==> job 3281: inputs <==
==> flow/design.v (excerpt) <==
module ULA_LCD(clk, rst, rs, rw, en, dados, SOMA, SUBT, MULT, IGUAL, A, B, sinalA, sinalB);
Settings: LEC_CHECK=0, ABC_AREA=1, CAP_MARGIN=20, CORE_ASPECT_RATIO=1.22, CORE_MARGIN=2, CORE_UTILIZATION=71, CTS_CLUSTER_SIZE=100, PLACE_DENSITY=0.4, SLEW_MARGIN=20, TNS_END_PERCENT=10; clock period 57.5 ns.
run.sh (not shown) runs the stock make flow with config.mk's settings and CLKGATE_MAP_FILE=.
==> job 6898 (differences from job 3281) <==
CORE_ASPECT_RATIO = default   (was 1.22)
CTS_CLUSTER_SIZE = default   (was 100)
PLACE_DENSITY = default   (was 0.4)
TNS_END_PERCENT = default   (was 10)
==> flow/constraint.sdc (replaced) <==
create_clock -name core_clock -period 106.0 [get_ports {clk}]
set_input_delay 21.2000 -clock core_clock [delete_from_list [all_inputs] [get_ports {clk}]]
set_output_delay 21.2000 -clock core_clock [all_outputs]
set_load 0.01 [all_outputs]
==> comparison table <==
	job 3281	job 6898
Post-Place Cell Area	81300 um^2	68400 um^2
Number of flip-flops and latches in the synthesized netlist	203	203
Floorplan core density	71.8%	71.3%
Outcome	stopped before the end	finished clean
Stage where the flow stopped	5_1_grt	-
Quantity of gates resized following cts	226	0
Cell area after synthesis	67400 um^2	67400 um^2
Sequential fraction of the synthesis area	6.03%	6.03%
Placer's final routability congestion estimate	1.13	1.05
Cell Count Post-Placement	14963	13315
Post-synth ARST share	0%	0%
Leading cell type by number of instances after synthesis	sky130_fd_sc_hd__nand2_1	sky130_fd_sc_hd__nand2_1
H-tree levels	1	1
Core Footprint	93900 um^2	94600 um^2
Overall die height	344 um	312 um
Fraction of synthesized cell area in xor and xnor cells	6.25%	6.25%
Chip Footprint	97500 um^2	97500 um^2
Simple-Gate Fraction of Synth Area	49.7%	49.7%
Detailed placement HPWL	200000 um	178000 um
Sinks on the clock net	203	203
Port Buffers	33	33
Largest area contributor in the netlist	sky130_fd_sc_hd__nand2_1	sky130_fd_sc_hd__nand2_1
Die W	283 um	312 um
Row Count	124	113
Dpl ws	-12.43 ns	10.52 ns
Setup Buffers After CTS	199	0

---

==> job 4900: inputs <==
Starting RTL as in the previous note.
Settings: LEC_CHECK=0, CAP_MARGIN=5, CORE_MARGIN=2, CORE_UTILIZATION=72, CTS_CLUSTER_DIAMETER=42, CTS_CLUSTER_SIZE=55, MAX_ROUTING_LAYER=met4, SLEW_MARGIN=20; clock period 75.7 ns.
==> job 4207 (differences from job 4900) <==
- CAP_MARGIN: 5 -> 20
- CORE_UTILIZATION: 72 -> 40
- CTS_CLUSTER_DIAMETER: 42 -> unset
- CTS_CLUSTER_SIZE: 55 -> unset
- MAX_ROUTING_LAYER: met4 -> unset
- SETUP_SLACK_MARGIN: unset -> 5.0
==> flow/constraint.sdc (replaced) <==
create_clock -name core_clock -period 114.0 [get_ports {clk}]
set_input_delay 22.8000 -clock core_clock [delete_from_list [all_inputs] [get_ports {clk}]]
set_output_delay 22.8000 -clock core_clock [all_outputs]
set_load 0.01 [all_outputs]
==> job 8830 (differences from job 4900) <==
- CAP_MARGIN: 5 -> 15
- CORE_UTILIZATION: 72 -> 70
- CTS_CLUSTER_DIAMETER: 42 -> unset
- CTS_CLUSTER_SIZE: 55 -> unset
- MAX_ROUTING_LAYER: met4 -> unset
==> flow/constraint.sdc (replaced) <==
create_clock -name core_clock -period 89.4 [get_ports {clk}]
set_input_delay 17.8800 -clock core_clock [delete_from_list [all_inputs] [get_ports {clk}]]
set_output_delay 17.8800 -clock core_clock [all_outputs]
set_load 0.01 [all_outputs]
==> results <==
- Job 4207 completed with no timing, DRC or antenna violations. Job 8830 finished but fails on negative setup slack. Job 4900 died in global routing (5_1_grt).
- Clock skew: job 8830 is lower than job 4207 (0.0015 ns).
- In job 4207 the core utilization is lower than in job 8830, by 37 points.
- In job 8830 the worst setup slack is worse than in job 4207, by 13 ns.
- Against job 4207, the sequential share of layout area of job 8830 is lower by 0.33 points.
- Between job 4207 and job 8830, the lower clock-buffer cell count is in job 8830 (gap 12).
